==> flow/design.v <==
`timescale 1ns / 1ps
module fir_filter
#(
    parameter NUM_ELEMENTS = 7
)
(
    input clk,
    input rst,
    input [ 7 : 0 ] weight_data,
    input [ 2 : 0 ] weight_idx,
    input weight_valid,
    output weight_ready,
    input [ 7 : 0 ] input_data,
    input input_valid,
    output input_ready,
    output [ 15 : 0 ] output_data,
    input output_ready,
    output output_valid
);
    assign weight_ready = 1;
    assign input_ready = 1;
    assign output_valid = 1;
    reg [7:0] weights [NUM_ELEMENTS-1:0];
    reg [7:0] values [NUM_ELEMENTS-1:0];
    integer i;
    always@(posedge clk)begin
        if (rst)begin
            for (i = 0; i< NUM_ELEMENTS; i = i+1)
                weights[i] = 0;
        end else if (weight_valid)
            weights[weight_idx] = weight_data;
        for (i = NUM_ELEMENTS-1; i> 0; i=i-1)begin
            values[i] <= rst?0:values[i-1];
        end
        values[0] <= rst?0:input_data;
    end
    wire [15:0] intermediate_sums [NUM_ELEMENTS-1:0];
    assign output_data = intermediate_sums[NUM_ELEMENTS-1];  
    generate
        genvar j;
        for (j = 0; j<NUM_ELEMENTS; j=j+1)begin:summation
            assign intermediate_sums[j] = (j?intermediate_sums[j-1]:0) + values[j]*weights[j];
        end
    endgenerate
endmodule
Settings: LEC_CHECK=0, CAP_MARGIN=20, CORE_ASPECT_RATIO=0.5, CORE_MARGIN=2, CORE_UTILIZATION=40, CTS_CLUSTER_DIAMETER=393, CTS_CLUSTER_SIZE=100, SLEW_MARGIN=20, TNS_END_PERCENT=5; clock period 13.0 ns.
run.sh (not shown) runs the stock make flow with config.mk's settings and CLKGATE_MAP_FILE=.
Next try:
CORE_ASPECT_RATIO = not set   (was 0.5)
CTS_CLUSTER_DIAMETER = 282   (was 393)
CTS_CLUSTER_SIZE = 98   (was 100)
PLACE_DENSITY = 0.41   (was not set)
TNS_END_PERCENT = not set   (was 5)
Cell area hardly moves.
Sequential share of layout area stays flat.
Sequential power hardly moves.
Die size barely changes.
Core utilization drops by 0.67 points.
Area after synthesis does not change.
Wire length is higher by 15%.
Hold slack improved by 3.6 ps.
Non-clock buffer count does not change.
Clock power is higher by about 6%.
Next try:
CORE_ASPECT_RATIO = 1.06   (was not set)
CORE_UTILIZATION = 57   (was 40)
CTS_CLUSTER_DIAMETER = 393   (was 282)
CTS_CLUSTER_SIZE = 100   (was 98)
PLACE_DENSITY = not set   (was 0.41)
SETUP_SLACK_MARGIN = 2.3   (was not set)
TNS_END_PERCENT = 5   (was not set)
Area after synthesis stays the same.
Wire length drops by about 11%.
Count of clock-buffer cells in the layout climbs by 1.
Utilization climbs by 18 points.
Hold slack is worse by 38 ps.
Next try:
CORE_ASPECT_RATIO = 0.5   (was 1.06)
CORE_UTILIZATION = 65   (was 57)
CTS_CLUSTER_SIZE = 99   (was 100)
SETUP_SLACK_MARGIN = not set   (was 2.3)
What happened: The changed run completed without violations; area after synthesis stays the same; critical path depth is unchanged; setup slack loses 140 ps; wire length is lower by 0.71%; utilization is higher by 9.2 points; clock-buffer cell count is lower by 2; cell count is lower by 1.9%; design area is lower by 0.73%; combinational power is about the same; first-iteration DRC count is higher by 31%; clock skew is lower by 9.4 ps.

* * *

== run A ==
RTL: the design.v shown in full above, as it stands there.
clock: 13.0 ns
lec_check: 0
cap_margin: 20
core_aspect_ratio: 1.06
core_margin: 2
core_utilization: 40
cts_cluster_diameter: 393
cts_cluster_size: 20
slew_margin: 20
tns_end_percent: 5
Setup changes, run A to run B
# run A
export LEC_CHECK = 0
export CAP_MARGIN = 20
export CORE_ASPECT_RATIO = 1.06
export CORE_MARGIN = 2
export CORE_UTILIZATION = 40
export CTS_CLUSTER_DIAMETER = 393
export CTS_CLUSTER_SIZE = 20
export SLEW_MARGIN = 20
export TNS_END_PERCENT = 5
create_clock -name core_clock -period 13.0 [get_ports {clk}]
# run B
export LEC_CHECK = 0
export ABC_AREA = 1
export CAP_MARGIN = 20
export CORE_ASPECT_RATIO = 1.06
export CORE_MARGIN = 2
export CORE_UTILIZATION = 40
export CTS_CLUSTER_DIAMETER = 393
export CTS_CLUSTER_SIZE = 100
export SETUP_SLACK_MARGIN = 3.89
export SLEW_MARGIN = 20
export TNS_END_PERCENT = 5
create_clock -name core_clock -period 13.0 [get_ports {clk}]
[summary]
Diff run A -> run B | number of standard cells in the layout, taps in and fillers out | increase of 535. Compared with run A, in run B first-pass GRT wire length rose about 8%, part of the power in the clock network lower, chip area in the Yosys report up about 6%. Between run A and run B, fraction of area in multi-input gates decreased.
What run C does differently from run B at the input level:
# run B
export LEC_CHECK = 0
export ABC_AREA = 1
export CAP_MARGIN = 20
export CORE_ASPECT_RATIO = 1.06
export CORE_MARGIN = 2
export CORE_UTILIZATION = 40
export CTS_CLUSTER_DIAMETER = 393
export CTS_CLUSTER_SIZE = 100
export SETUP_SLACK_MARGIN = 3.89
export SLEW_MARGIN = 20
export TNS_END_PERCENT = 5
create_clock -name core_clock -period 13.0 [get_ports {clk}]
# run C
export LEC_CHECK = 0
export ABC_AREA = 1
export CAP_MARGIN = 20
export CORE_ASPECT_RATIO = 0.76
export CORE_MARGIN = 2
export CORE_UTILIZATION = 40
export CTS_CLUSTER_DIAMETER = 393
export CTS_CLUSTER_SIZE = 26
export SLEW_MARGIN = 20
export TNS_END_PERCENT = 5
create_clock -name core_clock -period 13.0 [get_ports {clk}]
==> comparison <==
- Full die area delta (run B -> run C): insignificant
- The relative contribution of combinational cells to total power of run C is lower than that of run B.
- Of run B and run C, run C shows the lower number of buffers other than clock buffers in the final layout, with run B above it.
- In run C the sequential cell area turned out about 2.4% lower than in run B.
What run D does differently from run C at the input level:
# run C
export LEC_CHECK = 0
export ABC_AREA = 1
export CAP_MARGIN = 20
export CORE_ASPECT_RATIO = 0.76
export CORE_MARGIN = 2
export CORE_UTILIZATION = 40
export CTS_CLUSTER_DIAMETER = 393
export CTS_CLUSTER_SIZE = 26
export SLEW_MARGIN = 20
export TNS_END_PERCENT = 5
create_clock -name core_clock -period 13.0 [get_ports {clk}]
# run D
export LEC_CHECK = 0
export ABC_AREA = 1
export CAP_MARGIN = 20
export CORE_ASPECT_RATIO = 0.78
export CORE_MARGIN = 2
export CORE_UTILIZATION = 40
export CTS_CLUSTER_DIAMETER = 274
export CTS_CLUSTER_SIZE = 26
export SLEW_MARGIN = 20
create_clock -name core_clock -period 13.0 [get_ports {clk}]
## What came out
- Run D and run C ended up with roughly the same maximum single-stage delay on the critical path.
- Compared with run C, in run D number of non-filler instances in the completed layout comparable, total of fill cells in the finished design lost 20, actual slew at the worst max-slew pin was more or less identical, area growth from synthesis to layout did not really move.
- Clock-buffer cell count sits lower in run D than in run C.
- Per the comparison of run D with run C, worst setup slack went up by 0.014 ns, total power was more or less identical.
- Relative to run C, the total clock network power of run D is higher by about 3%.
- Going from run C to run D, routing usage on met1 shrinks by 0.42 points.
- Compared run C against run D; HPWL after detailed placement within noise.
Power and IR drop assume default switching activity.
